==> inputs of v35 <==
==> flow/design.v <==
`timescale 1ns / 1ps
module apb_master#(parameter addr_width =5 , data_width = 16) (
    input bit pclk,                   
    input bit preset_n,               
    input logic pready,               
    input logic transfer,             
    input logic [data_width - 1 : 0] prdata,  
    input logic [addr_width - 1 : 0] apb_paddr,  
    input logic [data_width - 1 : 0] apb_pwdata,  
    input logic apb_control,          
    output logic [addr_width - 1 : 0] paddr,  
    output logic pselx,               
    output bit penable,               
    output logic pwrite,              
    output logic [data_width - 1 : 0] pwdata,  
    output logic [data_width / 8 - 1 : 0] pstrb,  
    output logic [data_width - 1 : 0] apb_prdata  
);
localparam logic [2:0] idle   = 3'b001;  
localparam logic [2:0] setup  = 3'b010;  
localparam logic [2:0] access = 3'b100;  
logic [2:0] present_state, next_state;   
logic [data_width - 1 : 0] temp_apb_prdata;
always_ff @(posedge pclk, negedge preset_n) begin
    if (!preset_n)
        present_state <= idle;       
    else
        present_state <= next_state;  
end
always_comb begin
    case (present_state)
        idle: begin
            if (transfer) begin
                next_state = setup;
            end else begin
                next_state = idle;
            end
        end
        setup: begin
            if (transfer) begin 
                next_state = access;
            end else begin
                next_state = idle;
            end
        end
        access: begin
            if (pready == 'b1) begin
                next_state = idle;
            end else begin
                next_state = access;  
            end
        end
        default: next_state = idle;   
    endcase
end
always_comb begin
    case (present_state)
        idle: begin
            pselx   = 'b0;   
            penable = 'b0;   
        end
        setup: begin
            pselx   = 'b1;   
            penable = 'b0;   
        end
        access: begin
            pselx   = 'b1;   
            penable = 'b1;   
        end
        default: begin
            pselx   = 'b0;
            penable = 'b0;
        end
    endcase
end           
always_comb begin
    if ((present_state == setup) || (present_state == access)) begin
        paddr = apb_paddr;  
        if (apb_control) begin  
            pwdata = apb_pwdata;
        end else begin  
            pwdata = 'b0;
        end
    end else begin  
        paddr = 'b0;
        pwdata = 'b0;
    end
end
always_ff @(posedge pclk, negedge preset_n) begin
    if (!preset_n) begin
        temp_apb_prdata <= '0;
    end else if (pready && !apb_control) begin
        temp_apb_prdata <= prdata;
    end
end
always_comb begin
    if (pwrite && pselx && penable) begin
        pstrb = {data_width / 8 {1'b1}};
    end else begin
        pstrb = 'b0;  
    end
end
assign pwrite = apb_control;
assign apb_prdata=temp_apb_prdata;
endmodule
`timescale 1ns / 1ps
module apb_slave#(
    parameter addr_width = 5,
    parameter data_width = 16
)(
    input  logic pclk,
    input  logic preset_n,
    input  logic pselx,
    input  logic penable,
    input  logic pwrite,
    input  logic [addr_width - 1 : 0] paddr,
    input  logic [data_width - 1 : 0] pwdata,
    output logic [data_width - 1 : 0] apb_spwdata,
    output logic [data_width - 1 : 0] prdata,
    output logic pready
);
    logic [data_width-1:0] mem [0:2**addr_width]; 
    typedef enum logic [1:0] {
        IDLE = 2'b00,
        SETUP = 2'b01,
        ACCESS = 2'b10
    } state_t;
    state_t present_state, next_state;
    always_ff @(posedge pclk or negedge preset_n) begin
        if (!preset_n)
            present_state <= IDLE;
        else
            present_state <= next_state;
    end 
    always_comb begin
        case (present_state)
            IDLE: begin
                if (pselx && !penable)  
                    next_state = SETUP;
                else
                    next_state = IDLE;
            end
            SETUP: begin
                if (pselx && penable)  
                    next_state = ACCESS;
                else
                    next_state = IDLE;
            end
            ACCESS: begin
                if (!pselx)  
                    next_state = IDLE;
                else
                    next_state = SETUP;  
            end
            default: next_state = IDLE;
        endcase
    end
    always_ff @(posedge pclk or negedge preset_n) begin
        if (!preset_n)
            pready <= 1'b0;
        else if (present_state == ACCESS)
            pready <= 1'b1;
        else
            pready <= 1'b0;
    end
    always_ff @(posedge pclk) begin
       if (pready && pwrite) begin
            mem[paddr] <= pwdata;
            apb_spwdata <= pwdata;
        end
    end
    always_ff @(posedge pclk) begin
        if (pready && !pwrite)
            prdata <= mem[paddr];
    end
endmodule
`timescale 1ns / 1ps
module apb_wrapper#(parameter addr_width = 5, data_width = 16)(
    input bit pclk,                   
    input bit preset_n,               
    input logic transfer,  
    input logic [addr_width - 1 : 0] apb_paddr,  
    input logic [data_width - 1 : 0] apb_pwdata,  
    input logic apb_control ,         
    output logic [data_width - 1 : 0] apb_spwdata,   
    output logic [data_width - 1 : 0] apb_prdata  
    );
    logic [addr_width-1:0] paddr;
    logic pselx;
    bit penable;
    logic pwrite;
    logic [data_width-1:0] pwdata;
    logic [data_width/8-1:0] pstrb; 
    logic                    pready;
    logic [data_width -1:0]  prdata;
    apb_master #(.addr_width(addr_width), .data_width(data_width)) DUT (
        .pclk(pclk),
        .preset_n(preset_n),
        .pready(pready),
        .transfer(transfer),
        .prdata(prdata),
        .apb_paddr(apb_paddr),
        .apb_pwdata(apb_pwdata),
        .apb_control(apb_control),
        .paddr(paddr),
        .pselx(pselx),
        .penable(penable),
        .pwrite(pwrite),
        .pwdata(pwdata),
        .pstrb(pstrb),
        .apb_prdata(apb_prdata)
    );
     apb_slave #(
        .addr_width(addr_width),
        .data_width(data_width)
    ) dut (
        .pclk       (pclk),
        .preset_n   (preset_n),
        .pselx      (pselx),
        .penable    (penable),
        .pwrite     (pwrite),
        .paddr      (paddr),
        .pwdata     (pwdata),
        .apb_spwdata(apb_spwdata),
        .prdata     (prdata),
        .pready     (pready)
    );
endmodule
==> flow/run.sh <==
#!/bin/bash
# the make line also repeats each setting of config.mk as NAME=value (left out here)
make -C /OpenROAD-flow-scripts/flow DESIGN_CONFIG=/design/flow/config.mk WORK_HOME=/design/flow/orfs CLKGATE_MAP_FILE= finish
==> flow/config.mk <==
export PLATFORM = sky130hd
export DESIGN_NAME = apb_wrapper
export DESIGN_NICKNAME = apb_wrapper
export VERILOG_FILES = /design/flow/design.v
export SDC_FILE = /design/flow/constraint.sdc
export NUM_CORES = 4
export LEC_CHECK = 0
export ABC_AREA = 1
export CAP_MARGIN = 10
export CELL_PAD_IN_SITES_DETAIL_PLACEMENT = 2
export CORE_ASPECT_RATIO = 1.06
export CORE_MARGIN = 4
export CORE_UTILIZATION = 36
export CTS_CLUSTER_DIAMETER = 152
export CTS_CLUSTER_SIZE = 23
export MIN_ROUTING_LAYER = met2
export SLEW_MARGIN = 40
==> flow/constraint.sdc <==
create_clock -name core_clock -period 5.68 [get_ports {pclk}]
set_input_delay 1.1360 -clock core_clock [delete_from_list [all_inputs] [get_ports {pclk}]]
set_output_delay 1.1360 -clock core_clock [all_outputs]
set_load 0.01 [all_outputs]
==> v24 (differences from v35) <==
ABC_AREA = unset   (was 1)
CAP_MARGIN = 20   (was 10)
CELL_PAD_IN_SITES_DETAIL_PLACEMENT = unset   (was 2)
CORE_ASPECT_RATIO = unset   (was 1.06)
CORE_MARGIN = 2   (was 4)
CORE_UTILIZATION = 72   (was 36)
CTS_CLUSTER_DIAMETER = unset   (was 152)
CTS_CLUSTER_SIZE = unset   (was 23)
MIN_ROUTING_LAYER = unset   (was met2)
SETUP_SLACK_MARGIN = -0.2   (was unset)
SLEW_MARGIN = 20   (was 40)
==> flow/constraint.sdc (replaced) <==
create_clock -name core_clock -period 2.15 [get_ports {pclk}]
set_input_delay 0.4300 -clock core_clock [delete_from_list [all_inputs] [get_ports {pclk}]]
set_output_delay 0.4300 -clock core_clock [all_outputs]
set_load 0.01 [all_outputs]
==> v26 (differences from v35) <==
ABC_AREA = unset   (was 1)
CAP_MARGIN = 20   (was 10)
CELL_PAD_IN_SITES_DETAIL_PLACEMENT = unset   (was 2)
CORE_ASPECT_RATIO = unset   (was 1.06)
CORE_MARGIN = 2   (was 4)
CORE_UTILIZATION = 66   (was 36)
CTS_CLUSTER_DIAMETER = unset   (was 152)
CTS_CLUSTER_SIZE = unset   (was 23)
MIN_ROUTING_LAYER = unset   (was met2)
SLEW_MARGIN = 20   (was 40)
==> flow/constraint.sdc (replaced) <==
create_clock -name core_clock -period 2.45 [get_ports {pclk}]
set_input_delay 0.4900 -clock core_clock [delete_from_list [all_inputs] [get_ports {pclk}]]
set_output_delay 0.4900 -clock core_clock [all_outputs]
set_load 0.01 [all_outputs]
==> impl_metrics.ini <==
; implementation run metrics
[floorplanning]
die_h_um = 176.5
core_um2 = 29480

[yosys]
mux_share_pct = 4.773

[status]
lastStage = clock tree synthesis (4_1_cts)
status = aborted with a tool error
firstError = [ERROR DPL-0033] detailed placement checks failed during check placement.

[placed_design]
gp_congestion = 0.9447
That was v24.
==> impl_metrics.ini <==
; physical design summary
[yosys]
mux_share_pct = 4.773

[floorplanning]
die_h_um = 184.1
core_um2 = 31720

[clocking]
ctsHoldBuffers = 0

[cells_and_area]
flops = 567

[status]
so.violations = setup timing
status = finished with violations

[placed_design]
dpl_cell_area_um2 = 24490
gp_congestion = 0.8938

[power]
power.switching_uw = 4146

[final_timing]
finalWorstSetupSlack_ps = -272.6
setup_viol = 5

[worst_setup_path]
crit_buf_inv = 3
That was v26.
==> impl_metrics.ini <==
; physical design summary
[status]
status = timing/DRC/antenna clean

[floorplanning]
die_h_um = 271.9

[placed_design]
gp_congestion = 0.8760
dpl_cell_area_um2 = 25510

[power]
p_int_uw = 5686

[cells_and_area]
flops = 567

[run]
warnings = 27

[yosys]
mux_share_pct = 0
That was v35.

* * *

==> tundra: inputs <==
// apb_wrapper: RTL as listed in full above, without the edits since
Settings: LEC_CHECK=0, CAP_MARGIN=20, CORE_MARGIN=2, CORE_UTILIZATION=40, SETUP_SLACK_MARGIN=-0.35, SLEW_MARGIN=20; clock period 3.86 ns.
run.sh (not shown) runs the stock make flow with config.mk's settings and CLKGATE_MAP_FILE=.
==> inputs of maple, as changes to tundra <==
Settings changed: ABC_AREA set to 1, CORE_UTILIZATION 40 to 70, CTS_CLUSTER_DIAMETER set to 163, PLACE_DENSITY_LB_ADDON set to 0.18, SETUP_SLACK_MARGIN -0.35 to -0.11.
==> flow/constraint.sdc (replaced) <==
create_clock -name core_clock -period 2.28 [get_ports {pclk}]
set_input_delay 0.4560 -clock core_clock [delete_from_list [all_inputs] [get_ports {pclk}]]
set_output_delay 0.4560 -clock core_clock [all_outputs]
set_load 0.01 [all_outputs]
==> inputs of sierra, as changes to tundra <==
Settings changed: ABC_AREA set to 1, CORE_UTILIZATION 40 to 62, SETUP_SLACK_MARGIN -0.35 to unset.
==> flow/constraint.sdc (replaced) <==
create_clock -name core_clock -period 2.97 [get_ports {pclk}]
set_input_delay 0.5940 -clock core_clock [delete_from_list [all_inputs] [get_ports {pclk}]]
set_output_delay 0.5940 -clock core_clock [all_outputs]
set_load 0.01 [all_outputs]
==> inputs of fjord, as changes to tundra <==
Settings changed: CORE_UTILIZATION 40 to 70, SETUP_SLACK_MARGIN -0.35 to 0.83.
==> flow/constraint.sdc (replaced) <==
create_clock -name core_clock -period 3.1 [get_ports {pclk}]
set_input_delay 0.6200 -clock core_clock [delete_from_list [all_inputs] [get_ports {pclk}]]
set_output_delay 0.6200 -clock core_clock [all_outputs]
set_load 0.01 [all_outputs]
==> comparison table <==
quantity                                                                       sierra                   tundra                    fjord                       maple
Quantity of gates resized following cts                                             0                        0                       58                           2
Slew at the pin closest to its max-slew limit                                  702 ps                  1130 ps                  1010 ps                      481 ps
Cells in synth_stat.txt                                                         2,154                    1,221                    1,221                       2,154
Logic share of the area                                                         20.0%                    16.5%                    18.2%                       19.5%
Status                                                        complete, no violations  complete, no violations  complete, no violations  complete, but fails checks
Reasons for failing layout checks                                                   -                        -                        -                setup timing
Area fraction in and, or, nand and nor cells after synthesis                    21.9%                    4.87%                    4.87%                       21.9%
Multi-input logic area                                                      5480 um^2                4190 um^2                4820 um^2                   5530 um^2
Most frequent cell after synthesis                                            nand2_1                 edfxtp_1                 edfxtp_1                     nand2_1
Combinational group power                                                     1.07 mW                 0.530 mW                 0.826 mW                     1.64 mW
Routed met3 length                                                            8570 um                  5780 um                  9690 um                   11,000 um
Buffer count excluding the clock tree in the final layout                         158                      167                      236                         239
Power in the clock group                                                      6.90 mW                  5.46 mW                  6.04 mW                     8.63 mW
Number of non-clock inverters in the layout                                       214                        3                        3                         214
Tapcell count                                                                     511                      688                      396                         448
Count of TritonRoute iterations in the first routing pass                           8                        6                        8                           8
Worst setup slack for register-to-register paths                               280 ps                  1030 ps                   570 ps                      -90 ps
Number of nets in the finished design                                           2,279                    1,397                    1,464                       2,357
WL met1                                                                     25,900 um                24,200 um                22,100 um                   22,400 um
Power and IR drop assume default switching activity.
